==> design/flow/design.v <==
`timescale 1ns / 1ps
module alu_top(
    input             clk,
    input      [31:0] a_in,
    input      [31:0] b_in,
    input      [3:0]  aluc_in,
    output reg [31:0] r_out,
    output reg        zero_out,
    output reg        overflow_out
    );
    reg  [31:0] a_q, b_q;
    reg  [3:0]  aluc_q;
    wire [31:0] r;
    wire        zero, overflow;
    alu u_alu(.a(a_q), .b(b_q), .overflow(overflow), .zero(zero), .r(r), .aluc(aluc_q));
    always @(posedge clk) begin
        a_q          <= a_in;
        b_q          <= b_in;
        aluc_q       <= aluc_in;
        r_out        <= r;
        zero_out     <= zero;
        overflow_out <= overflow;
    end
endmodule

`timescale 1ns / 1ps
module alu(
    input [31:0]a,
    input [31:0]b,
    output overflow,
    output zero,
    output [31:0]r,
    input [3:0] aluc   
    );
    parameter Add    =    3'b000;     
    parameter Addu    =    3'b010;     
    parameter Sub    =     3'b001;     
    parameter Subu    =    3'b011;     
    parameter And    =    3'b100;     
    parameter Or    =    3'b101;     
    parameter Xor    =    3'b110;     
	 parameter Lui1    =    3'b111;     
	 wire signed [31:0] sa=a,sb=b;
	 reg [32:0]result;
always@(*)begin
        case(aluc)
            Addu: begin
                result=a+b;
            end
            Subu: begin
                result=a-b;
            end
            Add: begin
                result=sa+sb;
            end
            Sub: begin
                result=sa-sb;
            end
            And: begin
                result=a&b;
            end
            Or: begin
                result=a|b;
            end
            Xor: begin
                result=a^b;
            end
            Lui1: begin
				result = {b[15:0], 16'b0};
				end
            default:
                result=a+b;
        endcase
    end
    assign r=result[31:0];
    assign zero=(r==32'b0)?1:0;
    assign overflow=result[32];
endmodule
==> design/flow/run.sh <==
#!/bin/bash
# the make line also repeats each setting of config.mk as NAME=value (left out here)
make -C /OpenROAD-flow-scripts/flow DESIGN_CONFIG=/design/flow/config.mk WORK_HOME=/design/flow/orfs CLKGATE_MAP_FILE= finish
==> design/flow/config.mk <==
export PLATFORM = sky130hd
export DESIGN_NAME = alu_top
export DESIGN_NICKNAME = alu_top
export VERILOG_FILES = /design/flow/design.v
export SDC_FILE = /design/flow/constraint.sdc
export NUM_CORES = 4
export LEC_CHECK = 0
export ABC_AREA = 1
export CAP_MARGIN = 20
export CORE_MARGIN = 2
export CORE_UTILIZATION = 56
export SLEW_MARGIN = 20
==> design/flow/constraint.sdc <==
create_clock -name core_clock -period 4.42 [get_ports {clk}]
set_input_delay 0.8840 -clock core_clock [delete_from_list [all_inputs] [get_ports {clk}]]
set_output_delay 0.8840 -clock core_clock [all_outputs]
set_load 0.01 [all_outputs]
==> out/summary.rpt, run 1 <==
==========================================================================================
Status                                                                        finished clean
Clock root buffer                                                             sky130_fd_sc_hd__clkbuf_16
XORs/XNORs by Area                                                                  0.0264
Final cycle utilization of the critical path                                         0.945
Top area cell types                                                           sky130_fd_sc_hd__dfxtp_1, sky130_fd_sc_hd__nand2_1, sky130_fd_sc_hd__ha_1
Hold path startpoint                                                                b_q[6]
Family with the most delay on the worst path                                  simple AND/OR/NAND/NOR gates
Share of Yosys cell area claimed by the top area cell type                           0.198
I/O pin count                                                                          103
Post-Route WL                                                                      37.4 mm
Row count                                                                               49
Max Buffers Root-to-Sink                                                                 2
Number of detailed-routing iterations run before antenna repair                          6
Share of total power in the clock network                                            0.250
Async SR Flop Fraction                                                                   0
P_int                                                                              1.93 mW
NumNets Final                                                                         2024
Area of the core                                                                 18000 um2
Final TNS setup                                                                       0 ps
Clock tree sinks                                                                       102
Top contributor to total power                                                combinational cells
Critical path startpoint                                                            b_q[0]
Synth Net Count                                                                       1927
Overall die area                                                                 19500 um2
Critical setup path kind                                                        reg -> reg
Number of vias in the routed layout                                                  11665
Tally of nets with antenna violations remaining after routing                            0
Detailed-route DRC error count                                                           0
Aoi/oai-family share of the synthesized area                                         0.112
Average instance area after synthesis                                             5.96 um2
Setup WS post-layout                                                                243 ps
Crit path to                                                                      zero_out
Max-slew headroom                                                                    0.523
Worst setup slack after placement                                                   261 ps
Fraction of power consumed by sequential logic                                       0.343
Min cycle time layout                                                              4180 ps
Ys flops                                                                               102
Power attributed to sequential cells                                               1.11 mW
Prevailing post-synth register cell                                           sky130_fd_sc_hd__dfxtp_1
Floorplan core density                                                               0.571
Yosys cell count                                                                      1728
Worst r2r path cells                                                                    26
Reg-to-Reg Start                                                                    b_q[0]
Count of library flops with an enable pin                                                0
Die Height                                                                          140 um
Power per unit of standard cell area                                            272 nW/um2
Reg-to-reg critical path endpoint                                                 zero_out
Worst path most repeated cell                                                 sky130_fd_sc_hd__nand2_1
Unique cell type count in the Yosys netlist                                             37
Diode insertion count for antenna repair                                                 0
Average vias per placed instance                                                      5.67
Worst Path Buf+Inv                                                                       2
Setup skew after layout                                                            9.18 ps
Post-Route Hold Slack                                                               733 ps
Final Hold Vio Count                                                                     0
Type of element launching the critical path                                      flip-flop
Max Clk Rate                                                                       239 MHz
Antenna violations before repair                                                         0
IO Port Bufs                                                                           102
DR iter-0 viols                                                                       1179
Worst min-delay path endpoint                                                     r_out[6]
Area share of and/or/nand/nor cells after synthesis                                  0.383
Largest logic family                                                          simple AND/OR/NAND/NOR gates
Layout Cells excl Fill                                                                2059
Signal arrival time at the worst endpoint                                          4480 ps
Maximum Capacitance Violations                                                           0
Fraction of power consumed by combinational cells                                    0.406
Unrepaired setup endpoints after global routing                                      false
Mux share                                                                                0
Number of warnings in the stage logs                                                    61
Yosys Chip Area                                                                  10300 um2
Category of the worst setup path capture point                                   flip-flop
Average wire per cell in the routed design                                         18.1 um
Levels on crit path                                                                     26
CTS Buf Count                                                                            9
Adder-cell share of the synthesized area                                             0.159
Clock distribution power                                                          0.812 mW
Slowest cell delay on critical path                                                 430 ps
Clock edge transition at the registers on the reported setup and hold paths          80 ps
Syn Std Cell Area                                                                10300 um2
Peak supply drop                                                                  0.235 mV
HPWL after DPL                                                                     30.6 mm
Largest fanout of any net on the critical path                                           5
Top cells by count                                                            sky130_fd_sc_hd__nand2_1, sky130_fd_sc_hd__inv_1, sky130_fd_sc_hd__nor2_1
Global-route wire length before repair                                             56.7 mm
Die X                                                                               140 um
Global-route usage over all layers                                                   0.376
Final number of max-transition violations                                                0
Dominant cell by count in the synthesized netlist                             sky130_fd_sc_hd__nand2_1
Post-Syn Instances                                                                    1728
Sw Ratio                                                                             0.406
Cell type contributing the most total cell area after synthesis               sky130_fd_sc_hd__dfxtp_1
Proportion of synthesized chip area in sequential cells                              0.198
Vias in the first global route                                                       10481
Power attributed to combinational cells                                            1.32 mW
Largest net degree at the start of global routing                                       63
Slack of the worst reg-to-reg path                                                  240 ps
Number of levels the H-tree was split into                                               3
Remaining global-route overflow                                                          0
Leakage component of the power                                                     6.37 nW
Syn-to-layout area delta                                                             15.9%
Switching Power                                                                    1.31 mW
Worst hold path type                                                            reg -> reg
Number of cells in the design after placement                                         2040
Clock network latency to the later pin of the worst-skew pair                       360 ps
Final weighted congestion of routability-driven global placement                      1.02
CTS tree                                                                             built
Count of yosys warnings during synthesis                                                 2
Number of endpoints failing setup at the final stage                                     0
Cell count of the worst hold path                                                        4
Worst Tran Pin Value                                                                709 ps
Data required time at the worst endpoint                                           4720 ps
Critical-path top delay cell                                                  sky130_fd_sc_hd__ha_1
==========================================================================================
[layer usage]
| metal | up-vias | track usage | routed length (um) |
|---|---|---|---|
| li1 | 5697 | - | - |
| met1 | 5162 | 0.541 | 16100 |
| met2 | 713 | 0.557 | 15300 |
| met3 | 93 | 0.0767 | 4570 |
| met4 | 0 | 0.136 | 1390 |
| met5 | - | 0 | 0 |
[through the flow]
| step | util | total power [mW] | instance area (um2) |
|---|---|---|---|
| global route | 0.662 | 3.42 | 11900 |
| CTS | 0.659 | 3.20 | 11900 |
| finish | 0.662 | 3.24 | 11900 |
| floorplan | - | 1.90 | 10300 |
| global placement | 0.642 | 2.38 | 11600 |
| detailed placement | 0.642 | 2.39 | 11600 |
[what timing repair did]
item                       CTS  global route
hold buffers                 0             0
setup buffers                0             3
setup endpoints to repair    0             3
gates resized                0            11
[cell type report]
type | count | area (um2)
tap | 229 | 287
fill | 1732 | 6090
clock buffer | 10 | 239
multi-input combinational | 1298 | 7060
inverter | 299 | 1120
clock inverter | 6 | 53.8
timing repair buffer | 115 | 1130
sequential | 102 | 2040
==> run 2: changes to the inputs <==
Settings changed: CAP_MARGIN 20 to 5, CORE_ASPECT_RATIO set to 1.17, CORE_UTILIZATION 56 to 65, CTS_CLUSTER_DIAMETER set to 304, CTS_CLUSTER_SIZE set to 95, PLACE_DENSITY set to 0.38, TNS_END_PERCENT set to 10.
Clock period 4.42 ns to 3.22 ns, I/O delays scaled along.
==> run 2 against run 1 <==
Net effect:
- the run now fails in global routing
- die size down 13%
- area after synthesis unchanged
- synthesized cell count unchanged
==> out/summary.rpt, run 2 <==
===============================================================================
Syn Std Cell Area                                                     10300 um2
I/O pin count                                                               103
Cell type contributing the most total cell area after synthesis    sky130_fd_sc_hd__dfxtp_1
Adder-cell share of the synthesized area                                  0.159
Share of Yosys cell area claimed by the top area cell type                0.198
Synth Net Count                                                            1927
Dominant cell by count in the synthesized netlist                  sky130_fd_sc_hd__nand2_1
Mux share                                                                     0
Clock tree sinks                                                            102
Remaining global-route overflow                                               2
Average instance area after synthesis                                  5.96 um2
Floorplan core density                                                    0.667
Aoi/oai-family share of the synthesized area                              0.112
CTS Buf Count                                                                 9
Post-Syn Instances                                                         1728
Die Height                                                               140 um
Max Buffers Root-to-Sink                                                      2
Yosys Chip Area                                                       10300 um2
Count of library flops with an enable pin                                     0
Async SR Flop Fraction                                                        0
Post-cts hold buffer count                                                    0
Yosys cell count                                                           1728
Final weighted congestion of routability-driven global placement           1.13
Proportion of synthesized chip area in sequential cells                   0.198
Cell area after placement                                             13500 um2
Largest logic family                                               simple AND/OR/NAND/NOR gates
Row count                                                                    49
Clock root buffer                                                  sky130_fd_sc_hd__clkbuf_16
HPWL after DPL                                                          33.7 mm
Count of yosys warnings during synthesis                                      2
Ys flops                                                                    102
Number of levels the H-tree was split into                                    3
Prevailing post-synth register cell                                sky130_fd_sc_hd__dfxtp_1
First error message                                                [ERROR GRT-0116] Global routing finished with congestion. Check the congestion regions in the DRC Viewer.
Failed at                                                          global routing
Top cells by count                                                 sky130_fd_sc_hd__nand2_1, sky130_fd_sc_hd__inv_1, sky130_fd_sc_hd__nor2_1
Global-route usage over all layers                                        0.610
Area share of and/or/nand/nor cells after synthesis                       0.383
Number of cells in the design after placement                              2270
Top area cell types                                                sky130_fd_sc_hd__dfxtp_1, sky130_fd_sc_hd__nand2_1, sky130_fd_sc_hd__ha_1
Status                                                             aborted with a tool error
IO Port Bufs                                                                102
Unique cell type count in the Yosys netlist                                  37
Die X                                                                    120 um
XORs/XNORs by Area                                                       0.0264
Area of the core                                                      15400 um2
Overall die area                                                      16900 um2
Worst setup slack after placement                                       -592 ps
===============================================================================
==> run 2: metrics by stage <==
step                 util  hold slack, ps
floorplan               -             557
detailed placement  0.875             769
CTS                 0.914             707
global placement    0.875             734
==> run 2: repair_timing <==
item,CTS
pin swaps,23
hold endpoints to repair,0
buffers inserted,16
endpoints found under the setup margin,25
gates resized,58
==> run 2: layer usage <==
layer | GRT overflow | global-route usage
met2 | 0 | 0.877
met1 | 0 | 0.621
met4 | 2 | 0.608
met3 | 0 | 0.314
met5 | 0 | 0
==> run 3: changes to the inputs <==
Settings changed: ABC_AREA 1 to 0, CAP_MARGIN 5 to 40, CELL_PAD_IN_SITES_GLOBAL_PLACEMENT set to 1, CORE_ASPECT_RATIO 1.17 to 1.66, CORE_UTILIZATION 65 to 40, CTS_CLUSTER_DIAMETER 304 to 104, CTS_CLUSTER_SIZE 95 to unset, GPL_ROUTABILITY_DRIVEN set to 0, GPL_TIMING_DRIVEN set to 0, PLACE_DENSITY 0.38 to unset, PLACE_DENSITY_LB_ADDON set to 0.14, SLEW_MARGIN 20 to 35, TNS_END_PERCENT 10 to unset.
Clock period 3.22 ns to 5.83 ns, I/O delays scaled along.
==> run 3 against run 2 <==
Net effect:
- now clean on timing, DRC and antenna
- area after synthesis down 11%
- synthesized cell count down 35%
- die size up 43%
==> out/summary.rpt, run 3 <==
==========================================================================================
Post-Route Hold Slack                                                               798 ps
Clock distribution power                                                          0.607 mW
Aoi/oai-family share of the synthesized area                                         0.214
Count of library flops with an enable pin                                                0
Yosys Chip Area                                                                   9160 um2
Diode insertion count for antenna repair                                                 0
Die X                                                                               121 um
Number of endpoints failing setup at the final stage                                     0
Post-Syn Instances                                                                    1117
XORs/XNORs by Area                                                                  0.0995
Routed length on met3                                                              1.25 mm
Mux share                                                                           0.0495
Average wire per cell in the routed design                                         22.3 um
P_int                                                                              1.59 mW
Worst Tran Pin Value                                                                934 ps
Status                                                                        finished clean
Number of levels the H-tree was split into                                               3
Highest Signal Layer                                                                  met4
Proportion of synthesized chip area in sequential cells                              0.223
Reg-to-reg critical path endpoint                                                 zero_out
Worst hold path type                                                            reg -> reg
Signal arrival time at the worst endpoint                                          6050 ps
Final cycle utilization of the critical path                                         0.982
Fraction of power consumed by sequential logic                                       0.329
Number of warnings in the stage logs                                                    59
Share of Yosys cell area claimed by the top area cell type                           0.223
Number of fillers in the final layout                                                 2268
Critical setup path kind                                                        reg -> reg
CTS Buf Count                                                                            9
Clock edge transition at the registers on the reported setup and hold paths          80 ps
Type of element launching the critical path                                      flip-flop
Max Buffers Root-to-Sink                                                                 2
Clock root buffer                                                             sky130_fd_sc_hd__clkbuf_16
Critical-path top delay cell                                                  sky130_fd_sc_hd__or4bb_1
Final number of max-transition violations                                                0
Clock tree sinks                                                                       102
Category of the worst setup path capture point                                   flip-flop
Die Height                                                                          199 um
Sw Ratio                                                                             0.378
Floorplan core density                                                               0.406
Largest logic family                                                          AND-OR/OR-AND gates
Final TNS setup                                                                       0 ps
Ys flops                                                                               102
Family with the most delay on the worst path                                  simple AND/OR/NAND/NOR gates
Top contributor to total power                                                combinational cells
Detailed-route DRC error count                                                           0
Final Hold Vio Count                                                                     0
Antenna violations before repair                                                         0
Slowest cell delay on critical path                                                 570 ps
Row count                                                                               71
Cell count of the worst hold path                                                        3
Crit path to                                                                      zero_out
Power attributed to combinational cells                                            1.11 mW
Vias in the first global route                                                        8977
Max Clk Rate                                                                       175 MHz
NumNets Final                                                                         1440
Worst setup slack after placement                                                 -2440 ps
HPWL after DPL                                                                     28.1 mm
FF/Latch Area                                                                     2050 um2
Switching Power                                                                   0.966 mW
Average vias per placed instance                                                      5.77
Number of detailed-routing iterations run before antenna repair                          5
IO Port Bufs                                                                           102
Worst r2r path cells                                                                    19
Data required time at the worst endpoint                                           6150 ps
Power per unit of standard cell area                                            224 nW/um2
Dominant cell by count in the synthesized netlist                             sky130_fd_sc_hd__ha_1
Area taken by multi-input logic gates                                             6910 um2
Area share of and/or/nand/nor cells after synthesis                                  0.175
Met2 routed wirelength                                                             17.7 mm
Syn Std Cell Area                                                                 9160 um2
CTS tree                                                                             built
DR iter-0 viols                                                                        602
Tally of nets with antenna violations remaining after routing                            0
Max-slew headroom                                                                    0.377
Power attributed to sequential cells                                              0.840 mW
Count of yosys warnings during synthesis                                                 2
Worst min-delay path endpoint                                                 overflow_out
Routed length on met1                                                              12.0 mm
Largest fanout of any net on the critical path                                           5
I/O pin count                                                                          103
Min cycle time layout                                                              5730 ps
Yosys cell count                                                                      1117
Leakage component of the power                                                     4.95 nW
Hold path startpoint                                                               a_q[31]
Fraction of power consumed by combinational cells                                    0.433
Clock network latency to the later pin of the worst-skew pair                       380 ps
Slack of the worst reg-to-reg path                                                  100 ps
Global-route wire length before repair                                             51.5 mm
Number of vias in the routed layout                                                   8873
Synth Net Count                                                                       1316
Average instance area after synthesis                                             8.20 um2
Reg-to-Reg Start                                                                    b_q[1]
Adder-cell share of the synthesized area                                             0.179
Remaining global-route overflow                                                          0
Setup WS post-layout                                                                104 ps
Critical path startpoint                                                            b_q[1]
Maximum Capacitance Violations                                                           0
Largest net degree at the start of global routing                                       29
Syn-to-layout area delta                                                             24.6%
Top cells by count                                                            sky130_fd_sc_hd__ha_1, sky130_fd_sc_hd__dfxtp_1, sky130_fd_sc_hd__nand2_1
Unique cell type count in the Yosys netlist                                             84
Async SR Flop Fraction                                                                   0
Area of the core                                                                 22600 um2
Peak supply drop                                                                  0.152 mV
Share of total power in the clock network                                            0.238
Post-Route WL                                                                      34.3 mm
Critical-path cell list                                                       inv_2 > ha_4 > nand4_1 > or3_4 > or3_4 > buf_4 > nand2_1 > xnor2_1 > ha_2 > nand2_1 > or3_1 > o21ai_2 > xnor2_2 > o211ai_1 > or4bb_1 > or4_4 > or4_1 > or4_4 > nor2_1
Cell type contributing the most total cell area after synthesis               sky130_fd_sc_hd__dfxtp_1
Setup skew after layout                                                            10.5 ps
Prevailing post-synth register cell                                           sky130_fd_sc_hd__dfxtp_1
Worst Path Buf+Inv                                                                       2
Top area cell types                                                           sky130_fd_sc_hd__dfxtp_1, sky130_fd_sc_hd__ha_1, sky130_fd_sc_hd__xnor2_1
Global-route usage over all layers                                                   0.291
Levels on crit path                                                                     19
Overall die area                                                                 24200 um2
==========================================================================================
-- run 3: per-stage QoR --
step                utilization  std cells  power (mW)  instance area, um2
finish                    0.506       1538        2.55               11400
global route              0.506       1538        2.70               11400
floorplan                     -       1117        1.50                9160
detailed placement        0.468       1511        1.89               10600
CTS                       0.499       1535        2.54               11300
global placement          0.468       1511        1.89               10600
-- run 3: area by class of cell --
cell class / count / area share
plain buffers: 35 / 0.0209
clock buffers: 10 / 0.0209
clock inverters: 6 / 0.00471
inverters: 90 / 0.0296
multi-input cells: 877 / 0.606
flip-flops and latches: 102 / 0.180
well taps: 292 / 0.0320
repair buffers: 126 / 0.106
-- run 3: routing by layer --
metal,GRT usage,up-vias
met1,0.283,4186
met2,0.530,298
met4,0.252,0
met5,0,-
li1,-,4251
met3,0.0401,138
-- run 3: timing repair --
action | in CTS | in global routing
gates cloned | 0 | 0
setup buffers | 19 | 5
hold buffers | 0 | 0
gates resized | 81 | 27
endpoints found under the setup margin | 27 | 1
pin swaps | 20 | 12
==> run 4: changes to the inputs <==
Settings changed: ABC_AREA 0 to 1, CAP_MARGIN 40 to 20, CELL_PAD_IN_SITES_GLOBAL_PLACEMENT 1 to unset, CORE_ASPECT_RATIO 1.66 to 0.54, CORE_UTILIZATION 40 to 72, CTS_CLUSTER_DIAMETER 104 to 105, CTS_CLUSTER_SIZE set to 72, GPL_ROUTABILITY_DRIVEN 0 to unset, GPL_TIMING_DRIVEN 0 to unset, PLACE_DENSITY set to 0.36, PLACE_DENSITY_LB_ADDON 0.14 to unset, SETUP_SLACK_MARGIN set to 0.99, SLEW_MARGIN 35 to 20.
Clock period 5.83 ns to 3.5 ns, I/O delays scaled along.
==> run 4 against run 3 <==
Net effect:
- the run now fails in clock tree synthesis
- die size down 37%
- area after synthesis up 12%
- synthesized cell count up 55%
==> out/summary.rpt, run 4 <==
===============================================================================
Failed at                                                          clock tree synthesis
Count of library flops with an enable pin                                     0
Overall die area                                                      15300 um2
Unique cell type count in the Yosys netlist                                  37
Final weighted congestion of routability-driven global placement           1.22
Cell type contributing the most total cell area after synthesis    sky130_fd_sc_hd__dfxtp_1
Die Height                                                              91.9 um
Area share of and/or/nand/nor cells after synthesis                       0.383
Top cells by count                                                 sky130_fd_sc_hd__nand2_1, sky130_fd_sc_hd__inv_1, sky130_fd_sc_hd__nor2_1
Share of Yosys cell area claimed by the top area cell type                0.198
Ys flops                                                                    102
Area of the core                                                      14100 um2
Synth Net Count                                                            1927
Row count                                                                    32
Syn Std Cell Area                                                     10300 um2
First error message                                                [ERROR DPL-0038] Utilization greater than 100%, impossible to legalize
Floorplan core density                                                    0.729
Aoi/oai-family share of the synthesized area                              0.112
Status                                                             aborted with a tool error
Post-Syn Instances                                                         1728
XORs/XNORs by Area                                                       0.0264
Adder-cell share of the synthesized area                                  0.159
Average instance area after synthesis                                  5.96 um2
Async SR Flop Fraction                                                        0
I/O pin count                                                               103
Top area cell types                                                sky130_fd_sc_hd__dfxtp_1, sky130_fd_sc_hd__nand2_1, sky130_fd_sc_hd__ha_1
IO Port Bufs                                                                102
Die X                                                                    167 um
Yosys cell count                                                           1728
Mux share                                                                     0
Largest logic family                                               simple AND/OR/NAND/NOR gates
Count of yosys warnings during synthesis                                      2
Dominant cell by count in the synthesized netlist                  sky130_fd_sc_hd__nand2_1
Number of cells in the design after placement                              2164
Proportion of synthesized chip area in sequential cells                   0.198
Yosys Chip Area                                                       10300 um2
Prevailing post-synth register cell                                sky130_fd_sc_hd__dfxtp_1
HPWL after DPL                                                          39.1 mm
===============================================================================
==> run 4: per-stage QoR <==
| stage | power, mW | hold slack [ps] | TNS, ps | area, um2 | setup slack (ps) |
|---|---|---|---|---|---|
| floorplan | 2.42 | 557 | 0 | 10400 | 305 |
| global placement | 3.26 | 725 | -702 | 12900 | -254 |
| detailed placement | 3.38 | 745 | -4550 | 12900 | -565 |
==> run 5: changes to the inputs <==
Settings changed: ABC_AREA 1 to unset, CAP_MARGIN 20 to 15, CORE_ASPECT_RATIO 0.54 to unset, CTS_CLUSTER_DIAMETER 105 to 41, CTS_CLUSTER_SIZE 72 to 41, MIN_ROUTING_LAYER set to met1, PLACE_DENSITY 0.36 to 0.66, SETUP_SLACK_MARGIN 0.99 to -0.23, SLEW_MARGIN 20 to 40, TNS_END_PERCENT set to 50.
Clock period 3.5 ns to 5.34 ns, I/O delays scaled along.
==> run 5 against run 4 <==
Net effect:
- now fails the layout checks on setup timing
- area after synthesis shrank 11%
- die size is 11% lower
- synthesized cell count fell by 35%
==> out/summary.rpt, run 5 <==
==========================================================================================
Status                                                                        complete, but fails checks
Checks failing in the layout checks                                           setup timing
Max Clk Rate                                                                       173 MHz
Synth Net Count                                                                       1316
Top area cell types                                                           sky130_fd_sc_hd__dfxtp_1, sky130_fd_sc_hd__ha_1, sky130_fd_sc_hd__xnor2_1
Power attributed to combinational cells                                            1.25 mW
Final number of max-transition violations                                                0
Post-cts hold buffer count                                                               0
Largest fanout of any net on the critical path                                           4
Critical-path cell list                                                       inv_1 > ha_1 > nand4_1 > or3_1 > or3_1 > nor3_2 > nor2_1 > xnor2_1 > ha_1 > a21oi_2 > nand2_1 > or2_2 > a211oi_4 > mux2i_1 > or3_1 > nand4bb_1 > or4_1 > or4_1 > or4_1 > nor2_1
Sum of internal, switching and leakage power                                       2.84 mW
Number of vias in the routed layout                                                   9894
Die X                                                                               117 um
Top contributor to total power                                                combinational cells
Yosys Chip Area                                                                   9160 um2
Levels on crit path                                                                     20
Antenna violations before repair                                                         2
Clock network latency to the later pin of the worst-skew pair                       380 ps
CTS tree                                                                             built
Ys flops                                                                               102
Die Height                                                                          117 um
Reg-to-Reg Start                                                                    b_q[0]
Unique cell type count in the Yosys netlist                                             84
Dominant cell by count in the synthesized netlist                             sky130_fd_sc_hd__ha_1
FF/Latch Area                                                                     2040 um2
Family with the most delay on the worst path                                  simple AND/OR/NAND/NOR gates
Max Buffers Root-to-Sink                                                                 2
Clock distribution power                                                          0.676 mW
Fraction of power consumed by sequential logic                                       0.322
Hold path startpoint                                                             aluc_q[3]
Average wire per cell in the routed design                                         22.5 um
Largest logic family                                                          AND-OR/OR-AND gates
Setup skew after layout                                                            13.3 ps
Adder-cell share of the synthesized area                                             0.179
Final cycle utilization of the critical path                                          1.08
Worst min-delay path endpoint                                                     r_out[2]
Power per unit of standard cell area                                            254 nW/um2
Number of endpoints failing setup at the final stage                                     1
Reg-to-reg critical path endpoint                                                 zero_out
Setup WS post-layout                                                               -450 ps
Critical-path top delay cell                                                  sky130_fd_sc_hd__or4_1
Worst r2r path cells                                                                    20
Max-slew headroom                                                                    0.331
Syn Std Cell Area                                                                 9160 um2
Final weighted congestion of routability-driven global placement                      1.09
Syn-to-layout area delta                                                             22.0%
XORs/XNORs by Area                                                                  0.0995
Unrepaired setup endpoints after global routing                                       true
P_int                                                                              1.75 mW
Data required time at the worst endpoint                                           5650 ps
Type of element launching the critical path                                      flip-flop
Worst Path Buf+Inv                                                                       1
Aoi/oai-family share of the synthesized area                                         0.214
Critical setup path kind                                                        reg -> reg
Min cycle time layout                                                              5790 ps
Remaining global-route overflow                                                          0
Row count                                                                               41
Floorplan core density                                                               0.732
Number of cells in the design after placement                                         1425
Crit path to                                                                      zero_out
Slowest cell delay on critical path                                                 550 ps
Count of library flops with an enable pin                                                0
Number of fillers in the final layout                                                  619
Peak supply drop                                                                  0.292 mV
IO Port Bufs                                                                           102
I/O pin count                                                                          103
Overall die area                                                                 13600 um2
Number of levels the H-tree was split into                                               3
Leakage component of the power                                                     5.05 nW
Number of warnings in the stage logs                                                    63
Clock root buffer                                                             sky130_fd_sc_hd__clkbuf_16
Average vias per placed instance                                                      6.86
Area share of and/or/nand/nor cells after synthesis                                  0.175
Average instance area after synthesis                                             8.20 um2
Detailed-route DRC error count                                                           0
Clock tree sinks                                                                       102
Cell type contributing the most total cell area after synthesis               sky130_fd_sc_hd__dfxtp_1
Post-Route WL                                                                      32.4 mm
Slack of the worst reg-to-reg path                                                 -450 ps
Proportion of synthesized chip area in sequential cells                              0.223
Global-route usage over all layers                                                   0.488
Critical path startpoint                                                            b_q[0]
NumNets Final                                                                         1464
Share of total power in the clock network                                            0.238
Layout Cells excl Fill                                                                1443
HPWL after DPL                                                                     24.3 mm
Power attributed to sequential cells                                              0.913 mW
Number of detailed-routing iterations run before antenna repair                         10
Switching Power                                                                    1.09 mW
DR iter-0 viols                                                                       1947
Final Hold Vio Count                                                                     0
Cell count of the worst hold path                                                        2
CTS Buf Count                                                                            9
Sw Ratio                                                                             0.383
Area of the core                                                                 12500 um2
Clock edge transition at the registers on the reported setup and hold paths          80 ps
Fraction of power consumed by combinational cells                                    0.440
Yosys cell count                                                                      1117
Vias in the first global route                                                        9337
Tally of nets with antenna violations remaining after routing                            0
Area taken by multi-input logic gates                                             6640 um2
Post-Syn Instances                                                                    1117
Mux share                                                                           0.0495
Category of the worst setup path capture point                                   flip-flop
Count of yosys warnings during synthesis                                                 2
Async SR Flop Fraction                                                                   0
Top cells by count                                                            sky130_fd_sc_hd__ha_1, sky130_fd_sc_hd__dfxtp_1, sky130_fd_sc_hd__nand2_1
Worst Tran Pin Value                                                               1000 ps
Final TNS setup                                                                    -450 ps
Global-route wire length before repair                                             50.5 mm
Share of Yosys cell area claimed by the top area cell type                           0.223
Maximum Capacitance Violations                                                           0
Prevailing post-synth register cell                                           sky130_fd_sc_hd__dfxtp_1
Largest net degree at the start of global routing                                       53
Worst hold path type                                                            reg -> reg
Signal arrival time at the worst endpoint                                          6100 ps
==========================================================================================
run 5: area by class of cell:
| type | count | share of cell area |
|---|---|---|
| multi-input combinational | 877 | 0.594 |
| sequential | 102 | 0.183 |
| timing repair buffer | 185 | 0.147 |
| inverter | 90 | 0.0302 |
| clock buffer | 10 | 0.0205 |
| tap | 172 | 0.0193 |
| clock inverter | 6 | 0.00560 |
| antenna | 1 | 0.000224 |
run 5: what timing repair did:
| item | CTS | global route |
|---|---|---|
| gates resized | 4 | 10 |
| cloned | 0 | 0 |
| buffers inserted | 0 | 1 |
| pin swaps | 0 | 4 |
| setup endpoints to repair | 1 | 1 |
run 5: per-stage QoR:
| step | instance area [um2] | util | hold slack [ps] | setup slack [ps] |
|---|---|---|---|---|
| after floorplan | 9170 | - | 666 | -178 |
| after global placement | 10800 | 0.863 | 777 | -104 |
| after detailed placement | 10800 | 0.863 | 771 | -243 |
| after CTS | 11100 | 0.888 | 806 | -222 |
| after global routing | 11200 | 0.892 | 864 | -600 |
| final | 11200 | 0.892 | 844 | -450 |
run 5: per-layer routing:
metal | wire, um | up-vias | global-route usage
li1 | - | 4298 | -
met1 | 11500 | 4474 | 0.613
met2 | 13800 | 892 | 0.743
met3 | 4850 | 228 | 0.157
met4 | 2270 | 2 | 0.268
met5 | 8 | - | 0.0259
==> run 6: changes to the inputs <==
Settings changed: CAP_MARGIN 15 to 40, CTS_CLUSTER_DIAMETER 41 to 62, CTS_CLUSTER_SIZE 41 to 20, MIN_ROUTING_LAYER met1 to unset, SETUP_SLACK_MARGIN -0.23 to unset, SLEW_MARGIN 40 to 20, TNS_END_PERCENT 50 to unset.
Clock period 5.34 ns to 5.51 ns, I/O delays scaled along.
==> run 6 against run 5 <==
Net effect:
- still fails the layout checks on setup timing
- routed wire length up 5.5%
- cell count down 1.5%
- utilization about the same
- largest power group unchanged
- hold slack better by 8.7 ps
- highest routed layer is now met4
==> out/summary.rpt, run 6 <==
==========================================================================================
Status                                                                        complete, but fails checks
Checks failing in the layout checks                                           setup timing
Syn Std Cell Area                                                                 9160 um2
Global-route usage over all layers                                                   0.468
P_int                                                                              1.68 mW
Proportion of synthesized chip area in sequential cells                              0.223
Overall die area                                                                 13600 um2
Final Hold Vio Count                                                                     0
Critical-path cell list                                                       or3_4 > or3_4 > or3_4 > nor4_4 > nand4_1 > nor4_4 > nand2_1 > nand2_1 > xnor2_1 > ha_2 > nor3b_1 > nor4_2 > nand4b_1 > or4_1 > or4_4 > or4_4 > or4_4 > nor2_4
Max-slew headroom                                                                    0.476
Yosys cell count                                                                      1117
IO Port Bufs                                                                           102
Hold path startpoint                                                               a_q[31]
Family with the most delay on the worst path                                  simple AND/OR/NAND/NOR gates
Category of the worst setup path capture point                                   flip-flop
Critical setup path kind                                                        reg -> reg
Cell area after layout                                                           11200 um2
Post-cts hold buffer count                                                               0
Count of yosys warnings during synthesis                                                 2
Maximum Capacitance Violations                                                           0
CTS Buf Count                                                                            9
Top cells by count                                                            sky130_fd_sc_hd__ha_1, sky130_fd_sc_hd__dfxtp_1, sky130_fd_sc_hd__nand2_1
Clock edge transition at the registers on the reported setup and hold paths          80 ps
Cell area after placement                                                        10600 um2
Count of library flops with an enable pin                                                0
Worst Tran Pin Value                                                                786 ps
Remaining global-route overflow                                                          0
Clock root buffer                                                             sky130_fd_sc_hd__clkbuf_16
Setup skew after layout                                                            11.7 ps
Worst min-delay path endpoint                                                 overflow_out
Unique cell type count in the Yosys netlist                                             84
Global-route wire length before repair                                             48.7 mm
Number of fillers in the final layout                                                  631
Power attributed to sequential cells                                              0.886 mW
Largest logic family                                                          AND-OR/OR-AND gates
Syn-to-layout area delta                                                             22.0%
Critical-path top delay cell                                                  sky130_fd_sc_hd__or4_1
Reg-to-reg critical path endpoint                                                 zero_out
Cell count of the worst hold path                                                        3
Share of total power in the clock network                                            0.240
NumNets Final                                                                         1443
Async SR Flop Fraction                                                                   0
Average vias per placed instance                                                      7.16
Number of detailed-routing iterations run before antenna repair                          9
I/O pin count                                                                          103
Worst hold path type                                                            reg -> reg
Max Clk Rate                                                                       178 MHz
Aoi/oai-family share of the synthesized area                                         0.214
Top area cell types                                                           sky130_fd_sc_hd__dfxtp_1, sky130_fd_sc_hd__ha_1, sky130_fd_sc_hd__xnor2_1
Detailed-route DRC error count                                                           0
Largest fanout of any net on the critical path                                           4
Fraction of power consumed by combinational cells                                    0.438
Prevailing post-synth register cell                                           sky130_fd_sc_hd__dfxtp_1
Reg-to-Reg Start                                                                   b_q[10]
Adder-cell share of the synthesized area                                             0.179
Number of warnings in the stage logs                                                    62
Critical path startpoint                                                           b_q[10]
Ys flops                                                                               102
Peak supply drop                                                                  0.296 mV
Cell type contributing the most total cell area after synthesis               sky130_fd_sc_hd__dfxtp_1
Average wire per cell in the routed design                                         24.1 um
Yosys Chip Area                                                                   9160 um2
Power per unit of standard cell area                                            247 nW/um2
Post-Route WL                                                                      34.2 mm
Clock distribution power                                                          0.662 mW
Average instance area after synthesis                                             8.20 um2
Area share of and/or/nand/nor cells after synthesis                                  0.175
Diode insertion count for antenna repair                                                 0
CTS tree                                                                             built
Tally of nets with antenna violations remaining after routing                            0
Signal arrival time at the worst endpoint                                          5930 ps
Final weighted congestion of routability-driven global placement                      1.12
Final number of max-transition violations                                                0
Area of the core                                                                 12500 um2
Setup WS post-layout                                                               -122 ps
Synth Net Count                                                                       1316
Number of endpoints failing setup at the final stage                                     1
Power attributed to combinational cells                                            1.21 mW
Crit path to                                                                      zero_out
Number of levels the H-tree was split into                                               3
DR iter-0 viols                                                                       1862
Final cycle utilization of the critical path                                          1.02
Worst r2r path cells                                                                    18
Unrepaired setup endpoints after global routing                                       true
Mux share                                                                           0.0495
Sum of internal, switching and leakage power                                       2.76 mW
Dominant cell by count in the synthesized netlist                             sky130_fd_sc_hd__ha_1
Antenna violations before repair                                                         0
Number of vias in the routed layout                                                  10175
Die Height                                                                          117 um
Switching Power                                                                    1.08 mW
Levels on crit path                                                                     18
Floorplan core density                                                               0.732
XORs/XNORs by Area                                                                  0.0995
Type of element launching the critical path                                      flip-flop
Sw Ratio                                                                             0.391
Die X                                                                               117 um
Fraction of power consumed by sequential logic                                       0.321
Row count                                                                               41
Slack of the worst reg-to-reg path                                                 -120 ps
Share of Yosys cell area claimed by the top area cell type                           0.223
Vias in the first global route                                                        9474
Max Buffers Root-to-Sink                                                                 2
Worst Path Buf+Inv                                                                       0
Data required time at the worst endpoint                                           5810 ps
Slowest cell delay on critical path                                                 550 ps
Top contributor to total power                                                combinational cells
Min cycle time layout                                                              5630 ps
Largest net degree at the start of global routing                                       58
Final core utilization                                                               0.893
Clock tree sinks                                                                       102
Clock network latency to the later pin of the worst-skew pair                       370 ps
HPWL after DPL                                                                     23.9 mm
Leakage component of the power                                                     5.00 nW
Post-Syn Instances                                                                    1117
==========================================================================================
## run 6: layout make-up
cell class                 count  area, um2  share of cell area
sequential                   102       2050               0.183
tap                          172        215              0.0193
inverter                      90        338              0.0302
multi-input combinational    877       6770               0.606
clock inverter                 6       63.8             0.00571
clock buffer                  10        229              0.0205
timing repair buffer         164       1510               0.135
## run 6: what timing repair did
item / in CTS / in global routing
gates cloned: 0 / 0
resized: 7 / 45
endpoints found under the setup margin: 1 / 1
pin swaps: 0 / 24
setup buffers: 0 / 7
## run 6: through the flow
stage	worst slack [ps]	hold slack (ps)	TNS, ps	cells
2_1_floorplan	46.4	666	0	1117
3_3_place_gp	89.3	776	0	1397
3_5_place_dp	-125	788	-125	1398
4_1_cts	0.655	838	0	1414
5_1_grt	-199	892	-199	1421
6_report	-122	853	-122	1421
## run 6: layer usage
| layer | up-vias | routed length, um | global-route usage |
|---|---|---|---|
| met5 | - | 0 | 0 |
| met4 | 0 | 2790 | 0.267 |
| met3 | 313 | 5450 | 0.148 |
| met2 | 1028 | 14300 | 0.711 |
| met1 | 4566 | 11700 | 0.587 |
| li1 | 4268 | - | - |
==> run 7: changes to the inputs <==
Settings changed: CAP_MARGIN 40 to 20, CTS_CLUSTER_DIAMETER 62 to unset, CTS_CLUSTER_SIZE 20 to 15, PLACE_DENSITY 0.66 to unset, PLACE_DENSITY_LB_ADDON set to 0.24, SETUP_SLACK_MARGIN set to -0.41.
Clock period 5.51 ns to 4.71 ns, I/O delays scaled along.
==> run 7 against run 6 <==
Net effect:
- the flow now stops in clock tree synthesis
- synthesized cell count stayed put
- die size stayed put
- area after synthesis stayed put
==> out/summary.rpt, run 7 <==
===============================================================================
Share of Yosys cell area claimed by the top area cell type                0.223
IO Port Bufs                                                                102
Unique cell type count in the Yosys netlist                                  84
Failed at                                                          clock tree synthesis
Final weighted congestion of routability-driven global placement           1.09
Dominant cell by count in the synthesized netlist                  sky130_fd_sc_hd__ha_1
Floorplan core density                                                    0.732
Count of library flops with an enable pin                                     0
Prevailing post-synth register cell                                sky130_fd_sc_hd__dfxtp_1
Post-Syn Instances                                                         1117
I/O pin count                                                               103
Aoi/oai-family share of the synthesized area                              0.214
Mux share                                                                0.0495
Count of yosys warnings during synthesis                                      2
Async SR Flop Fraction                                                        0
Yosys Chip Area                                                        9160 um2
Largest logic family                                               AND-OR/OR-AND gates
XORs/XNORs by Area                                                       0.0995
Area of the core                                                      12500 um2
Area share of and/or/nand/nor cells after synthesis                       0.175
HPWL after DPL                                                          33.6 mm
Syn Std Cell Area                                                      9160 um2
Row count                                                                    41
Status                                                             aborted with a tool error
First error message                                                [ERROR DPL-0038] Utilization greater than 100%, impossible to legalize
Top area cell types                                                sky130_fd_sc_hd__dfxtp_1, sky130_fd_sc_hd__ha_1, sky130_fd_sc_hd__xnor2_1
Cell type contributing the most total cell area after synthesis    sky130_fd_sc_hd__dfxtp_1
Die X                                                                    117 um
Average instance area after synthesis                                  8.20 um2
Overall die area                                                      13600 um2
Adder-cell share of the synthesized area                                  0.179
Proportion of synthesized chip area in sequential cells                   0.223
Synth Net Count                                                            1316
Cell area after placement                                             12100 um2
Yosys cell count                                                           1117
Ys flops                                                                    102
Die Height                                                               117 um
Top cells by count                                                 sky130_fd_sc_hd__ha_1, sky130_fd_sc_hd__dfxtp_1, sky130_fd_sc_hd__nand2_1
===============================================================================
==> run 7: metrics by stage <==
stage          cells  setup slack, ps
2_1_floorplan   1117             -400
3_3_place_gp    1594             -770
3_5_place_dp    1594            -1190
==> run 8: changes to the inputs <==
Settings changed: CORE_UTILIZATION 72 to 29, CTS_CLUSTER_SIZE 15 to unset, MIN_ROUTING_LAYER set to met1, PLACE_DENSITY_LB_ADDON 0.24 to 0.19, SETUP_SLACK_MARGIN -0.41 to 1.26, SLEW_MARGIN 20 to 40.
Clock period 4.71 ns to 4.91 ns, I/O delays scaled along.
==> run 8 against run 7 <==
Net effect:
- now fails the layout checks on setup timing
- area after synthesis did not move
- synthesized cell count did not move
- die size is 140% higher
==> out/summary.rpt, run 8 <==
==========================================================================================
Final Hold Vio Count                                                                     0
Reg-to-Reg Start                                                                   b_q[10]
Setup WS post-layout                                                               -414 ps
Cell area after placement                                                        12500 um2
Clock edge transition at the registers on the reported setup and hold paths          90 ps
Max Clk Rate                                                                       188 MHz
Levels on crit path                                                                     18
Clock distribution power                                                          0.777 mW
Crit path to                                                                      zero_out
Power per unit of standard cell area                                            259 nW/um2
Diode insertion count for antenna repair                                                 0
Ys flops                                                                               102
Largest fanout of any net on the critical path                                           3
Critical-path cell list                                                       or3_4 > or3_4 > or3_4 > nor4_4 > nand4_1 > nor4_4 > nand2_1 > nand2_1 > xnor2_1 > ha_2 > nor3b_1 > nor4_1 > nand4b_1 > or4_1 > or4_4 > or4_1 > or4_1 > nor2_1
Detailed-route DRC error count                                                           0
Largest net degree at the start of global routing                                       34
Reg-to-reg critical path endpoint                                                 zero_out
Count of yosys warnings during synthesis                                                 2
Share of total power in the clock network                                            0.219
Max-slew headroom                                                                    0.572
Synth Net Count                                                                       1316
Syn Std Cell Area                                                                 9160 um2
Number of endpoints failing setup at the final stage                                     1
Worst hold path type                                                            reg -> reg
Number of warnings in the stage logs                                                    62
Power attributed to combinational cells                                            1.79 mW
Top cells by count                                                            sky130_fd_sc_hd__ha_1, sky130_fd_sc_hd__dfxtp_1, sky130_fd_sc_hd__nand2_1
Number of fillers in the final layout                                                 3074
Highest Signal Layer                                                                  met4
Post-cts hold buffer count                                                               0
Worst setup slack after placement                                                  -460 ps
Worst r2r path cells                                                                    18
Unrepaired setup endpoints after global routing                                       true
Min cycle time layout                                                              5320 ps
Dominant cell by count in the synthesized netlist                             sky130_fd_sc_hd__ha_1
Post-Syn Instances                                                                    1117
Final weighted congestion of routability-driven global placement                     0.890
XORs/XNORs by Area                                                                  0.0995
DR iter-0 viols                                                                        662
Async SR Flop Fraction                                                                   0
CTS Buf Count                                                                            9
Family with the most delay on the worst path                                  simple AND/OR/NAND/NOR gates
Max Buffers Root-to-Sink                                                                 2
Vias in the first global route                                                        9290
HPWL after DPL                                                                     29.2 mm
Power attributed to sequential cells                                              0.983 mW
IO Port Bufs                                                                           102
Critical path startpoint                                                           b_q[10]
Average wire per cell in the routed design                                         19.1 um
Clock tree sinks                                                                       102
Cell type contributing the most total cell area after synthesis               sky130_fd_sc_hd__dfxtp_1
CTS tree                                                                             built
Setup skew after layout                                                            19.1 ps
Row count                                                                               65
Leakage component of the power                                                     6.18 nW
Number of vias in the routed layout                                                   9490
Mux share                                                                           0.0495
Worst Tran Pin Value                                                                638 ps
Tally of nets with antenna violations remaining after routing                            0
Checks failing in the layout checks                                           setup timing
Final number of max-transition violations                                                0
Die Height                                                                          182 um
Final core utilization                                                               0.439
Remaining global-route overflow                                                          0
Type of element launching the critical path                                      flip-flop
Largest logic family                                                          AND-OR/OR-AND gates
Slowest cell delay on critical path                                                 560 ps
Signal arrival time at the worst endpoint                                          5630 ps
Layout Cells excl Fill                                                                1867
Aoi/oai-family share of the synthesized area                                         0.214
Fraction of power consumed by sequential logic                                       0.277
Category of the worst setup path capture point                                   flip-flop
Yosys cell count                                                                      1117
Global-route usage over all layers                                                   0.216
Clock network latency to the later pin of the worst-skew pair                       380 ps
Critical setup path kind                                                        reg -> reg
Worst min-delay path endpoint                                                     r_out[3]
Average instance area after synthesis                                             8.20 um2
Final TNS setup                                                                    -414 ps
Die X                                                                               182 um
Area of the core                                                                 31300 um2
Area share of and/or/nand/nor cells after synthesis                                  0.175
Prevailing post-synth register cell                                           sky130_fd_sc_hd__dfxtp_1
Number of cells in the design after placement                                         1826
Data required time at the worst endpoint                                           5220 ps
Global-route wire length before repair                                             53.9 mm
Critical-path top delay cell                                                  sky130_fd_sc_hd__or4_4
Count of library flops with an enable pin                                                0
Met2 routed wirelength                                                             16.1 mm
Worst Path Buf+Inv                                                                       0
Clock root buffer                                                             sky130_fd_sc_hd__clkbuf_16
Adder-cell share of the synthesized area                                             0.179
Slack of the worst reg-to-reg path                                                 -410 ps
Syn-to-layout area delta                                                             49.9%
Fraction of power consumed by combinational cells                                    0.504
Average vias per placed instance                                                      5.08
Maximum Capacitance Violations                                                           0
Status                                                                        complete, but fails checks
Top area cell types                                                           sky130_fd_sc_hd__dfxtp_1, sky130_fd_sc_hd__ha_1, sky130_fd_sc_hd__xnor2_1
Switching Power                                                                    1.33 mW
NumNets Final                                                                         1659
P_int                                                                              2.22 mW
Peak supply drop                                                                  0.172 mV
Overall die area                                                                 33000 um2
Yosys Chip Area                                                                   9160 um2
Cell count of the worst hold path                                                        3
I/O pin count                                                                          103
Routed length on met3                                                              1.67 mm
Post-Route WL                                                                      35.6 mm
Final cycle utilization of the critical path                                          1.08
Hold path startpoint                                                             aluc_q[1]
Number of levels the H-tree was split into                                               3
Routed length on met1                                                              16.9 mm
Cell area after layout                                                           13700 um2
Number of detailed-routing iterations run before antenna repair                          7
Proportion of synthesized chip area in sequential cells                              0.223
Antenna violations before repair                                                         1
Share of Yosys cell area claimed by the top area cell type                           0.223
Unique cell type count in the Yosys netlist                                             84
Sw Ratio                                                                             0.376
Top contributor to total power                                                combinational cells
Floorplan core density                                                               0.293
==========================================================================================
## run 8: stage by stage
step	hold slack [ps]	power, mW
after detailed placement	770	2.59
final	769	3.55
after global routing	815	3.77
after global placement	777	2.59
after floorplan	655	1.81
after CTS	780	3.52
## run 8: area by class of cell
class,instances,area (um2),share of cell area
Timing Repair Buffer,380,3210,0.234
Multi-Input combinational cell,877,7310,0.533
Sequential cell,102,2050,0.149
Clock inverter,7,86.3,0.00629
Tap cell,402,503,0.0366
Clock buffer,9,225,0.0164
Inverter,90,340,0.0248
## run 8: routing by layer
layer / up-vias / track usage
met1: 4498 / 0.295
met5: - / 0
met2: 261 / 0.349
met4: 0 / 0.0696
met3: 44 / 0.0339
li1: 4687 / -
## run 8: repair_timing
| item | CTS | global route |
|---|---|---|
| gates resized | 105 | 56 |
| pin swaps | 39 | 21 |
| setup endpoints to repair | 17 | 21 |
| buffers inserted | 17 | 8 |
==> run 9: changes to the inputs <==
Settings changed: CAP_MARGIN 20 to 40, CORE_UTILIZATION 29 to 72, CTS_CLUSTER_SIZE set to 20, MIN_ROUTING_LAYER met1 to unset, PLACE_DENSITY set to 0.66, PLACE_DENSITY_LB_ADDON 0.19 to unset, SETUP_SLACK_MARGIN 1.26 to unset, SLEW_MARGIN 40 to 20.
Clock period 4.91 ns to 5.66 ns, I/O delays scaled along.
==> run 9 against run 8 <==
Net effect:
- still fails the layout checks on setup timing
- cell count down 25%
- sequential share of layout area grew 3.7 points
- final area fell by 20%
- combinational power decreased by 36%
- die size shrank 59%
- clock skew down 7.1 ps
- non-clock buffer count decreased by 232
- register-to-register slack better by 290 ps
- critical path type unchanged
- critical endpoint unchanged
==> out/summary.rpt, run 9 <==
==========================================================================================
Number of vias in the routed layout                                                   9955
Worst Tran Pin Value                                                                736 ps
Clock tree sinks                                                                       102
Max-slew headroom                                                                    0.510
Setup WS post-layout                                                               -126 ps
Detailed-route DRC error count                                                           0
Critical setup path kind                                                        reg -> reg
Min cycle time layout                                                              5790 ps
Yosys Chip Area                                                                   9160 um2
Number of warnings in the stage logs                                                    63
Prevailing post-synth register cell                                           sky130_fd_sc_hd__dfxtp_1
Area share of and/or/nand/nor cells after synthesis                                  0.175
Mux share                                                                           0.0495
Number of endpoints failing setup at the final stage                                     1
Worst Path Buf+Inv                                                                       2
Worst min-delay path endpoint                                                 overflow_out
Syn Std Cell Area                                                                 9160 um2
Count of yosys warnings during synthesis                                                 2
Family with the most delay on the worst path                                  simple AND/OR/NAND/NOR gates
Checks failing in the layout checks                                           setup timing
Status                                                                        complete, but fails checks
Sum of internal, switching and leakage power                                       2.66 mW
Count of library flops with an enable pin                                                0
HPWL after DPL                                                                     24.0 mm
Cell count of the worst hold path                                                        3
CTS tree                                                                             built
Category of the worst setup path capture point                                   flip-flop
Top contributor to total power                                                combinational cells
Syn-to-layout area delta                                                             19.9%
Crit path to                                                                      zero_out
Die X                                                                               117 um
Post-Route Hold Slack                                                               906 ps
Yosys cell count                                                                      1117
Die Height                                                                          117 um
Share of Yosys cell area claimed by the top area cell type                           0.223
Vias in the first global route                                                        9368
Async SR Flop Fraction                                                                   0
Number of levels the H-tree was split into                                               3
Global-route wire length before repair                                             49.6 mm
Data required time at the worst endpoint                                           5970 ps
Number of detailed-routing iterations run before antenna repair                          9
Unrepaired setup endpoints after global routing                                       true
Synth Net Count                                                                       1316
Area of the core                                                                 12500 um2
Worst r2r path cells                                                                    21
Maximum Capacitance Violations                                                           0
Clock network latency to the later pin of the worst-skew pair                       380 ps
Tally of nets with antenna violations remaining after routing                            0
Diode insertion count for antenna repair                                                 0
Top area cell types                                                           sky130_fd_sc_hd__dfxtp_1, sky130_fd_sc_hd__ha_1, sky130_fd_sc_hd__xnor2_1
Fraction of power consumed by combinational cells                                    0.434
Critical-path top delay cell                                                  sky130_fd_sc_hd__or4_1
Levels on crit path                                                                     21
Adder-cell share of the synthesized area                                             0.179
Worst hold path type                                                            reg -> reg
Average instance area after synthesis                                             8.20 um2
Fraction of power consumed by sequential logic                                       0.326
Final number of max-transition violations                                                0
Reg-to-reg critical path endpoint                                                 zero_out
IO Port Bufs                                                                           102
CTS Buf Count                                                                            9
Clock root buffer                                                             sky130_fd_sc_hd__clkbuf_16
Largest fanout of any net on the critical path                                           5
Clock distribution power                                                          0.637 mW
DR iter-0 viols                                                                       1615
Overall die area                                                                 13600 um2
I/O pin count                                                                          103
Unique cell type count in the Yosys netlist                                             84
Post-cts hold buffer count                                                               0
Power per unit of standard cell area                                            242 nW/um2
Slowest cell delay on critical path                                                 540 ps
Final cycle utilization of the critical path                                          1.02
Largest net degree at the start of global routing                                       30
Global-route usage over all layers                                                   0.480
P_int                                                                              1.62 mW
Final weighted congestion of routability-driven global placement                      1.12
Row count                                                                               41
Floorplan core density                                                               0.732
Power attributed to combinational cells                                            1.15 mW
Slack of the worst reg-to-reg path                                                 -130 ps
Critical path startpoint                                                            b_q[1]
Post-Route WL                                                                      33.4 mm
Reg-to-Reg Start                                                                    b_q[1]
Cell type contributing the most total cell area after synthesis               sky130_fd_sc_hd__dfxtp_1
Top cells by count                                                            sky130_fd_sc_hd__ha_1, sky130_fd_sc_hd__dfxtp_1, sky130_fd_sc_hd__nand2_1
Signal arrival time at the worst endpoint                                          6100 ps
Sw Ratio                                                                             0.389
Switching Power                                                                    1.03 mW
Average vias per placed instance                                                      7.09
Hold path startpoint                                                               a_q[31]
Max Clk Rate                                                                       173 MHz
Share of total power in the clock network                                            0.240
Aoi/oai-family share of the synthesized area                                         0.214
Largest logic family                                                          AND-OR/OR-AND gates
XORs/XNORs by Area                                                                  0.0995
Dominant cell by count in the synthesized netlist                             sky130_fd_sc_hd__ha_1
Type of element launching the critical path                                      flip-flop
Final TNS setup                                                                    -126 ps
Clock edge transition at the registers on the reported setup and hold paths          80 ps
Antenna violations before repair                                                         2
Ys flops                                                                               102
Remaining global-route overflow                                                          0
Proportion of synthesized chip area in sequential cells                              0.223
Setup skew after layout                                                            12.0 ps
Post-Syn Instances                                                                    1117
Power attributed to sequential cells                                              0.866 mW
Leakage component of the power                                                     4.91 nW
Peak supply drop                                                                  0.212 mV
NumNets Final                                                                         1427
Final Hold Vio Count                                                                     0
Max Buffers Root-to-Sink                                                                 2
Critical-path cell list                                                       inv_1 > ha_2 > nand4_1 > or3_1 > or3_1 > nor3_2 > nor2_1 > xnor2_1 > ha_1 > nand2_1 > o21ai_0 > or2_2 > a211oi_2 > buf_4 > o31ai_2 > a41o_1 > o32a_1 > o21ai_0 > or4_1 > or4_4 > nor2_2
Average wire per cell in the routed design                                         23.7 um
==========================================================================================
-- run 9: stage by stage --
stage / instances / util / instance area (um2) / setup slack (ps)
3_3_place_gp: 1383 / 0.837 / 10500 / 116
5_1_grt: 1405 / 0.877 / 11000 / -323
6_report: 1405 / 0.877 / 11000 / -126
2_1_floorplan: 1117 / - / 9170 / 24.3
3_5_place_dp: 1383 / 0.837 / 10500 / -267
4_1_cts: 1399 / 0.863 / 10800 / 1.51
-- run 9: per-layer routing --
layer / track usage / vias to the layer above / share of wire / wire, um
met1: 0.596 / 4482 / 0.35 / 11600
met3: 0.159 / 297 / 0.15 / 4990
met2: 0.730 / 941 / 0.42 / 14000
met5: 0 / - / 0.00036 / 12
met4: 0.279 / 2 / 0.083 / 2760
li1: - / 4233 / - / -
-- run 9: repair_timing --
| item | CTS | global route |
|---|---|---|
| gates resized | 7 | 31 |
| setup buffers | 0 | 6 |
| endpoints found under the setup margin | 1 | 3 |
| pin swaps | 0 | 19 |
| cloned | 0 | 0 |
-- run 9: area by class of cell --
cell class              count  area (um2)
fillers                   663        1540
clock buffers              10         229
well taps                 172         215
repair buffers            148        1370
inverters                  90         338
flip-flops and latches    102        2050
clock inverters             6        63.8
multi-input cells         877        6720
==> run 10: changes to the inputs <==
Settings changed: CAP_MARGIN 40 to 20, CTS_CLUSTER_DIAMETER set to 47, CTS_CLUSTER_SIZE 20 to 29, SETUP_SLACK_MARGIN set to 1.15.
Clock period 5.66 ns to 5.81 ns, I/O delays scaled along.
==> run 10 against run 9 <==
Net effect:
- the run now fails in global routing
- area after synthesis is the same
- die size is the same
- synthesized cell count unchanged
==> out/summary.rpt, run 10 <==
===============================================================================
Yosys Chip Area                                                        9160 um2
First error message                                                [ERROR GRT-0232] Routing congestion too high. Check the congestion heatmap in the GUI.
I/O pin count                                                               103
Overall die area                                                      13600 um2
CTS Buf Count                                                                 9
IO Port Bufs                                                                102
Post-Syn Instances                                                         1117
Die Height                                                               117 um
Syn Std Cell Area                                                      9160 um2
Number of levels the H-tree was split into                                    3
Count of yosys warnings during synthesis                                      2
XORs/XNORs by Area                                                       0.0995
Cell type contributing the most total cell area after synthesis    sky130_fd_sc_hd__dfxtp_1
Dominant cell by count in the synthesized netlist                  sky130_fd_sc_hd__ha_1
Clock root buffer                                                  sky130_fd_sc_hd__clkbuf_16
Synth Net Count                                                            1316
Row count                                                                    41
Remaining global-route overflow                                               7
Failed at                                                          global routing
Prevailing post-synth register cell                                sky130_fd_sc_hd__dfxtp_1
Mux share                                                                0.0495
Area share of and/or/nand/nor cells after synthesis                       0.175
Max Buffers Root-to-Sink                                                      2
Die X                                                                    117 um
Aoi/oai-family share of the synthesized area                              0.214
Adder-cell share of the synthesized area                                  0.179
Top cells by count                                                 sky130_fd_sc_hd__ha_1, sky130_fd_sc_hd__dfxtp_1, sky130_fd_sc_hd__nand2_1
Clock tree sinks                                                            102
Unique cell type count in the Yosys netlist                                  84
Cell area after placement                                             10400 um2
Top area cell types                                                sky130_fd_sc_hd__dfxtp_1, sky130_fd_sc_hd__ha_1, sky130_fd_sc_hd__xnor2_1
Status                                                             aborted with a tool error
Proportion of synthesized chip area in sequential cells                   0.223
Share of Yosys cell area claimed by the top area cell type                0.223
Average instance area after synthesis                                  8.20 um2
Ys flops                                                                    102
Count of library flops with an enable pin                                     0
Final weighted congestion of routability-driven global placement           1.04
Largest logic family                                               AND-OR/OR-AND gates
Area of the core                                                      12500 um2
Global-route usage over all layers                                        0.728
Async SR Flop Fraction                                                        0
Yosys cell count                                                           1117
HPWL after DPL                                                          23.6 mm
Floorplan core density                                                    0.732
===============================================================================
-- run 10: per-stage QoR --
| stage | utilization | setup slack [ps] | std cells |
|---|---|---|---|
| floorplan | - | 764 | 1117 |
| global placement | 0.834 | 273 | 1370 |
| detailed placement | 0.834 | -174 | 1370 |
| CTS | 0.884 | 284 | 1404 |
-- run 10: timing repair --
| action | 4_1_cts |
|---|---|
| setup endpoints to repair | 8 |
| setup buffers | 18 |
| cloned | 0 |
| pin swaps | 26 |
| hold buffers | 0 |
| resized | 43 |
-- run 10: metal layers --
| metal | GRT usage | GRT overflow |
|---|---|---|
| met5 | 0.237 | 0 |
| met4 | 0.666 | 3 |
| met3 | 0.564 | 0 |
| met2 | 0.893 | 4 |
| met1 | 0.762 | 0 |
==> run 11: changes to the inputs <==
Settings changed: CORE_UTILIZATION 72 to 58, CTS_CLUSTER_DIAMETER 47 to unset, CTS_CLUSTER_SIZE 29 to unset, PLACE_DENSITY 0.66 to unset, SETUP_SLACK_MARGIN 1.15 to 1.19.
Clock period 5.81 ns to 4.08 ns, I/O delays scaled along.
==> run 11 against run 10 <==
Net effect:
- area after synthesis unchanged
- die size up 23%
- the flow again stops in global routing
- synthesized cell count unchanged
==> out/summary.rpt, run 11 <==
===============================================================================
HPWL after DPL                                                          27.7 mm
Ys flops                                                                    102
Floorplan core density                                                    0.598
Yosys cell count                                                           1117
Global-route usage over all layers                                        0.760
Proportion of synthesized chip area in sequential cells                   0.223
Failed at                                                          global routing
Unique cell type count in the Yosys netlist                                  84
Clock root buffer                                                  sky130_fd_sc_hd__clkbuf_16
Post-cts hold buffer count                                                    0
Aoi/oai-family share of the synthesized area                              0.214
Async SR Flop Fraction                                                        0
Count of yosys warnings during synthesis                                      2
Overall die area                                                      16800 um2
Share of Yosys cell area claimed by the top area cell type                0.223
Cell type contributing the most total cell area after synthesis    sky130_fd_sc_hd__dfxtp_1
Prevailing post-synth register cell                                sky130_fd_sc_hd__dfxtp_1
Clock tree sinks                                                            102
Number of cells in the design after placement                              1708
Top area cell types                                                sky130_fd_sc_hd__dfxtp_1, sky130_fd_sc_hd__ha_1, sky130_fd_sc_hd__xnor2_1
Die X                                                                    130 um
Die Height                                                               130 um
First error message                                                [ERROR GRT-0232] Routing congestion too high. Check the congestion heatmap in the GUI.
Average instance area after synthesis                                  8.20 um2
Syn Std Cell Area                                                      9160 um2
Yosys Chip Area                                                        9160 um2
I/O pin count                                                               103
Final weighted congestion of routability-driven global placement           1.03
Mux share                                                                0.0495
Status                                                             aborted with a tool error
Area of the core                                                      15300 um2
Synth Net Count                                                            1316
Post-Syn Instances                                                         1117
Cell area after placement                                             12900 um2
Number of levels the H-tree was split into                                    3
Count of library flops with an enable pin                                     0
XORs/XNORs by Area                                                       0.0995
CTS Buf Count                                                                 9
IO Port Bufs                                                                102
Row count                                                                    45
Largest logic family                                               AND-OR/OR-AND gates
Worst setup slack after placement                                      -1300 ps
Top cells by count                                                 sky130_fd_sc_hd__ha_1, sky130_fd_sc_hd__dfxtp_1, sky130_fd_sc_hd__nand2_1
Remaining global-route overflow                                               8
Area share of and/or/nand/nor cells after synthesis                       0.175
Adder-cell share of the synthesized area                                  0.179
Dominant cell by count in the synthesized netlist                  sky130_fd_sc_hd__ha_1
Max Buffers Root-to-Sink                                                      2
===============================================================================
## run 11: timing repair
item | CTS
pin swaps | 66
setup buffers | 24
setup endpoints to repair | 28
gates resized | 109
gates cloned | 0
## run 11: metrics by stage
stage	hold WS, ps	utilization
floorplan	655	-
detailed placement	809	0.840
global placement	792	0.840
CTS	849	0.903
## run 11: metal layers
layer | GRT overflow | global-route usage
met3 | 0 | 0.638
met5 | 0 | 0.300
met4 | 5 | 0.743
met1 | 0 | 0.756
met2 | 3 | 0.912
==> run 12: changes to the inputs <==
Settings changed: ABC_AREA set to 0, CAP_MARGIN 20 to 40, CELL_PAD_IN_SITES_GLOBAL_PLACEMENT set to 1, CORE_UTILIZATION 58 to 40, CTS_CLUSTER_DIAMETER set to 104, GPL_ROUTABILITY_DRIVEN set to 0, GPL_TIMING_DRIVEN set to 0, PLACE_DENSITY_LB_ADDON set to 0.14, SETUP_SLACK_MARGIN 1.19 to unset, SLEW_MARGIN 20 to 35.
Clock period 4.08 ns to 6.54 ns, I/O delays scaled along.
==> run 12 against run 11 <==
Net effect:
- the run now finishes clean
- synthesized cell count is the same
- die size grew 43%
- area after synthesis is the same
==> out/summary.rpt, run 12 <==
==========================================================================================
Status                                                                        finished clean
Proportion of synthesized chip area in sequential cells                              0.223
Reg-to-Reg Start                                                                 aluc_q[2]
Average wire per cell in the routed design                                         21.1 um
Count of library flops with an enable pin                                                0
Max-slew headroom                                                                    0.387
Final core utilization                                                               0.490
Average instance area after synthesis                                             8.20 um2
Cell count of the worst hold path                                                        3
Cell area after placement                                                        10500 um2
P_int                                                                              1.39 mW
Critical-path top delay cell                                                  sky130_fd_sc_hd__or4_4
Share of Yosys cell area claimed by the top area cell type                           0.223
Area share of and/or/nand/nor cells after synthesis                                  0.175
Mux share                                                                           0.0495
Critical-path cell list                                                       buf_2 > nor3_4 > clkbuf_4 > buf_4 > nand2_1 > clkbuf_4 > mux2i_2 > fa_1 > nand3_1 > and2_1 > o21ai_2 > xnor2_1 > o221ai_1 > nand4b_1 > or4_4 > or4_4 > or4_4 > or4_4 > nor2_2
Type of element launching the critical path                                      flip-flop
Async SR Flop Fraction                                                                   0
Largest fanout of any net on the critical path                                          10
Category of the worst setup path capture point                                   flip-flop
Global-route wire length before repair                                             48.1 mm
Count of yosys warnings during synthesis                                                 2
Prevailing post-synth register cell                                           sky130_fd_sc_hd__dfxtp_1
Aoi/oai-family share of the synthesized area                                         0.214
Clock root buffer                                                             sky130_fd_sc_hd__clkbuf_16
Tally of nets with antenna violations remaining after routing                            0
Setup WS post-layout                                                                153 ps
Switching Power                                                                   0.854 mW
Power per unit of standard cell area                                            203 nW/um2
Worst min-delay path endpoint                                                    r_out[26]
Post-Syn Instances                                                                    1117
HPWL after DPL                                                                     25.6 mm
Critical setup path kind                                                        reg -> reg
Final number of max-transition violations                                                0
Min cycle time layout                                                              6390 ps
Final TNS setup                                                                       0 ps
Clock distribution power                                                          0.563 mW
Leakage component of the power                                                     4.84 nW
Worst Path Buf+Inv                                                                       4
Synth Net Count                                                                       1316
Slowest cell delay on critical path                                                 580 ps
Top cells by count                                                            sky130_fd_sc_hd__ha_1, sky130_fd_sc_hd__dfxtp_1, sky130_fd_sc_hd__nand2_1
Floorplan core density                                                               0.406
Worst path most repeated cell                                                 sky130_fd_sc_hd__or4_4
Detailed-route DRC error count                                                           0
Overall die area                                                                 24100 um2
Post-cts hold buffer count                                                               0
Area of the core                                                                 22600 um2
Unique cell type count in the Yosys netlist                                             84
Ys flops                                                                               102
CTS tree                                                                             built
Final cycle utilization of the critical path                                         0.977
Clock network latency to the later pin of the worst-skew pair                       370 ps
Die X                                                                               155 um
Number of warnings in the stage logs                                                    59
Critical path startpoint                                                         aluc_q[2]
Remaining global-route overflow                                                          0
Number of levels the H-tree was split into                                               3
Levels on crit path                                                                     19
Signal arrival time at the worst endpoint                                          6690 ps
Reg-to-reg critical path endpoint                                                 zero_out
Diode insertion count for antenna repair                                                 0
Max Buffers Root-to-Sink                                                                 2
Number of vias in the routed layout                                                   8771
Clock tree sinks                                                                       102
Family with the most delay on the worst path                                  simple AND/OR/NAND/NOR gates
Share of total power in the clock network                                            0.250
Fraction of power consumed by sequential logic                                       0.334
Average vias per placed instance                                                      5.77
Post-Route Hold Slack                                                               800 ps
Final Hold Vio Count                                                                     0
Worst hold path type                                                            reg -> reg
XORs/XNORs by Area                                                                  0.0995
Number of fillers in the final layout                                                 2267
Clock edge transition at the registers on the reported setup and hold paths          80 ps
Hold path startpoint                                                               b_q[10]
Top area cell types                                                           sky130_fd_sc_hd__dfxtp_1, sky130_fd_sc_hd__ha_1, sky130_fd_sc_hd__xnor2_1
IO Port Bufs                                                                           102
I/O pin count                                                                          103
Max Clk Rate                                                                       157 MHz
Area taken by multi-input logic gates                                             6730 um2
Cell type contributing the most total cell area after synthesis               sky130_fd_sc_hd__dfxtp_1
Global-route usage over all layers                                                   0.264
Antenna violations before repair                                                         2
Maximum Capacitance Violations                                                           0
FF/Latch Area                                                                     2050 um2
Cell area after layout                                                           11100 um2
Worst r2r path cells                                                                    19
Post-Route WL                                                                      32.1 mm
NumNets Final                                                                         1428
Data required time at the worst endpoint                                           6840 ps
Dominant cell by count in the synthesized netlist                             sky130_fd_sc_hd__ha_1
Setup skew after layout                                                            13.7 ps
Largest net degree at the start of global routing                                       38
Power attributed to combinational cells                                           0.935 mW
Adder-cell share of the synthesized area                                             0.179
DR iter-0 viols                                                                        639
Yosys Chip Area                                                                   9160 um2
Yosys cell count                                                                      1117
CTS Buf Count                                                                            9
Peak supply drop                                                                  0.107 mV
Power attributed to sequential cells                                              0.750 mW
Syn-to-layout area delta                                                             20.8%
Syn Std Cell Area                                                                 9160 um2
Crit path to                                                                      zero_out
Row count                                                                               55
Top contributor to total power                                                combinational cells
Number of detailed-routing iterations run before antenna repair                          8
Number of endpoints failing setup at the final stage                                     0
Largest logic family                                                          AND-OR/OR-AND gates
Fraction of power consumed by combinational cells                                    0.416
Worst Tran Pin Value                                                                917 ps
Die Height                                                                          155 um
Worst setup slack after placement                                                 -1890 ps
Vias in the first global route                                                        8104
Sw Ratio                                                                             0.380
Slack of the worst reg-to-reg path                                                  150 ps
==========================================================================================
[run 12: metrics by stage]
stage | total power, mW | cells
after global placement | 1.67 | 1504
final | 2.25 | 1519
after floorplan | 1.33 | 1117
after global routing | 2.37 | 1519
after CTS | 2.24 | 1514
after detailed placement | 1.67 | 1504
[run 12: what timing repair did]
item | CTS | global route
setup buffers | 1 | 6
resized | 29 | 29
pin swaps | 1 | 10
cloned | 0 | 0
endpoints found under the setup margin | 12 | 1
[run 12: area by class of cell]
class,count,area share
clock inverters,6,0.00565
plain buffers,40,0.0189
flip-flops and latches,102,0.185
inverters,90,0.0305
repair buffers,109,0.0970
well taps,285,0.0322
multi-input cells,877,0.609
clock buffers,10,0.0216
[run 12: metal layers]
| metal | GRT usage | share of wire |
|---|---|---|
| met1 | 0.388 | 0.47 |
| met2 | 0.391 | 0.42 |
| met4 | 0.0751 | 0.021 |
| met5 | 0 | 0.00050 |
| met3 | 0.0513 | 0.082 |
Power and IR drop assume default switching activity.
